Setup of job 8001:
// ixu_mc_pipe
module ixu_mc_pipe (
    input  wire         core_clock_i,
    input  wire         core_flush_i,
    input  wire  [17:0] data_i,
    input  wire         valid_i,
    output logic        busy_o,
    output wire  [ 5:0] rs1_o,
    output wire  [ 5:0] rs2_o,
    input  wire  [31:0] rs1_data_i,
    input  wire  [31:0] rs2_data_i,
    output wire  [ 4:0] rob_o,
    input  wire  [ 6:0] opcode_i,
    input  wire  [ 6:0] ins_type,
    input  wire         imm_i,
    input  wire  [31:0] immediate_i,
    input  wire  [ 5:0] dest_i,
    output logic [ 5:0] wakeup_dest,
    output logic        wakeup_valid,
    output logic [ 5:0] l_wakeup_dest,
    output logic        l_wakeup_valid,
    output logic [ 5:0] ixu_mc_ex_dest,
    output logic [31:0] ixu_mc_ex_data,
    output logic        ixu_mc_ex_valid,
    output logic [ 5:0] ixu_mc_wb_dest,
    output logic [31:0] ixu_mc_wb_data,
    output logic        ixu_mc_wb_valid,
    output wire  [ 4:0] pmu_ins_id_o,
    output wire         pmu_ins_valid_o
);
For scale: about 8700 cells after synthesis, ~310 flip-flops, roughly 250 I/O pins.
clock: 9.0 ns
lec_check: 0
abc_area: 1
cap_margin: 30
cell_pad_in_sites_detail_placement: 2
cell_pad_in_sites_global_placement: 2
core_margin: 4
core_utilization: 18
gpl_timing_driven: 0
max_routing_layer: met5
min_routing_layer: met1
setup_slack_margin: 0.4
slew_margin: 20
tns_end_percent: 15
run.sh (not shown) runs the stock make flow with config.mk's settings and CLKGATE_MAP_FILE=.
> inputs changed (job 8001 -> job 5728)
- a change of CORE_UTILIZATION from 18 to 70
- a change of CORE_MARGIN from 4 to 2
- a deleted TNS_END_PERCENT that had been 15
- a deleted CELL_PAD_IN_SITES_DETAIL_PLACEMENT that had been 2
- a deleted MAX_ROUTING_LAYER that had been met5
- a change of CAP_MARGIN from 30 to 40
- a deleted ABC_AREA that had been 1
- a deleted CELL_PAD_IN_SITES_GLOBAL_PLACEMENT that had been 2
- a deleted MIN_ROUTING_LAYER that had been met1
- a deleted GPL_TIMING_DRIVEN that had been 0
- an added CTS_CLUSTER_DIAMETER of 222
- an added CTS_CLUSTER_SIZE of 34
- a change of the clock period (ns, I/O delays scaled along) from 9.0 to 7.96
Findings:
Of job 8001 and job 5728, only job 5728 never reached the final stage.
Job 5728 never completed, since it errored out during global routing.
Per the comparison of job 5728 with job 8001, clock buffer count from CTS went down, number of nets at floorplan went down.
As of job 5728, area after synthesis had fallen by a few percent compared to job 8001.
Note that the synthesized cell count recorded for job 8001 amounts to 1.2 times the value seen in job 5728.
#### Input delta (job 7360 over job 5728)
- changing CORE_UTILIZATION from 70 to 62
- removing CTS_CLUSTER_DIAMETER (formerly 222)
- changing CAP_MARGIN from 40 to 20
- changing CTS_CLUSTER_SIZE from 34 to 96
- changing the clock period (ns, I/O delays scaled along) from 7.96 to 6.93
Notes after the runs:
The remaining runs in job 5728 and job 7360 completed every stage, whereas job 5728 halted early. Job 5728 terminated abnormally: global routing reported GRT-0232. Compared job 7360 vs job 5728, and number of H-tree levels is up in job 7360. Between job 5728 and job 7360, global placer's final weighted congestion decreased. The die used by job 7360 is larger than the one used by job 5728. Job 7360 vs. job 5728: floorplan core density went down by 8.2 points.
## Diff of input files: job 5535 against job 7360
- a change of CORE_UTILIZATION from 62 to 72
- a deleted CTS_CLUSTER_SIZE that had been 96
- an added ABC_AREA of 1
- a change of the clock period (ns, I/O delays scaled along) from 6.93 to 5.73
## What came out
Of job 5535 and job 7360, not a single run came through the flow clean. Area after detailed placement: job 5535 > job 7360. Changes observed in job 5535 relative to job 7360: post-cts sizing count now sits higher, chip area line of the yosys report now sits higher.

---

ixu_mc_pipe again, from the RTL that the note above started with.
==> flow/config.mk <==
export PLATFORM = sky130hd
export DESIGN_NAME = ixu_mc_pipe
export DESIGN_NICKNAME = ixu_mc_pipe
export VERILOG_FILES = /design/flow/design.v
export SDC_FILE = /design/flow/constraint.sdc
export NUM_CORES = 4
export LEC_CHECK = 0
export ABC_AREA = 0
export CAP_MARGIN = 20
export CELL_PAD_IN_SITES_DETAIL_PLACEMENT = 2
export CORE_MARGIN = 2
export CORE_UTILIZATION = 16
export CTS_CLUSTER_SIZE = 98
export PLACE_DENSITY_LB_ADDON = 0.24
export SETUP_SLACK_MARGIN = 1.29
export SLEW_MARGIN = 20
==> flow/constraint.sdc <==
create_clock -name core_clock -period 4.94 [get_ports {core_clock_i}]
set_input_delay 0.9880 -clock core_clock [delete_from_list [all_inputs] [get_ports {core_clock_i}]]
set_output_delay 0.9880 -clock core_clock [all_outputs]
set_load 0.01 [all_outputs]
The starting point finished but fails on negative setup slack.
Rerun with:
CELL_PAD_IN_SITES_DETAIL_PLACEMENT = 0   (was 2)
CORE_UTILIZATION = 71   (was 16)
CTS_CLUSTER_SIZE = 21   (was 98)
clock period = 9.04 ns   (was 4.94 ns; I/O delays follow)
What happened:
- The changed run stopped in global routing (5_1_grt)
- die area came out lower by 77%
- synthesized cell count is unchanged
- synthesized area is unchanged
Rerun with:
CORE_ASPECT_RATIO = 0.71   (was not set)
CORE_UTILIZATION = 66   (was 71)
CTS_CLUSTER_SIZE = 85   (was 21)
PLACE_DENSITY_LB_ADDON = not set   (was 0.24)
SETUP_SLACK_MARGIN = -0.44   (was 1.29)
clock period = 6.94 ns   (was 9.04 ns; I/O delays follow)
What happened:
- The new run stopped in global routing (5_1_grt)
- synthesized area is unchanged
- die area rose by 7.5%
- synthesized cell count does not change
Rerun with:
ABC_AREA = not set   (was 0)
CELL_PAD_IN_SITES_DETAIL_PLACEMENT = not set   (was 0)
CORE_ASPECT_RATIO = not set   (was 0.71)
CORE_UTILIZATION = 40   (was 66)
CTS_CLUSTER_SIZE = not set   (was 85)
SETUP_SLACK_MARGIN = 0.4   (was -0.44)
clock period = 12.3 ns   (was 6.94 ns; I/O delays follow)
After rerunning:
- Now the flow passed the timing, DRC and antenna checks
- synthesized cell count does not change
- area after synthesis does not change
- die area went up by well over a third
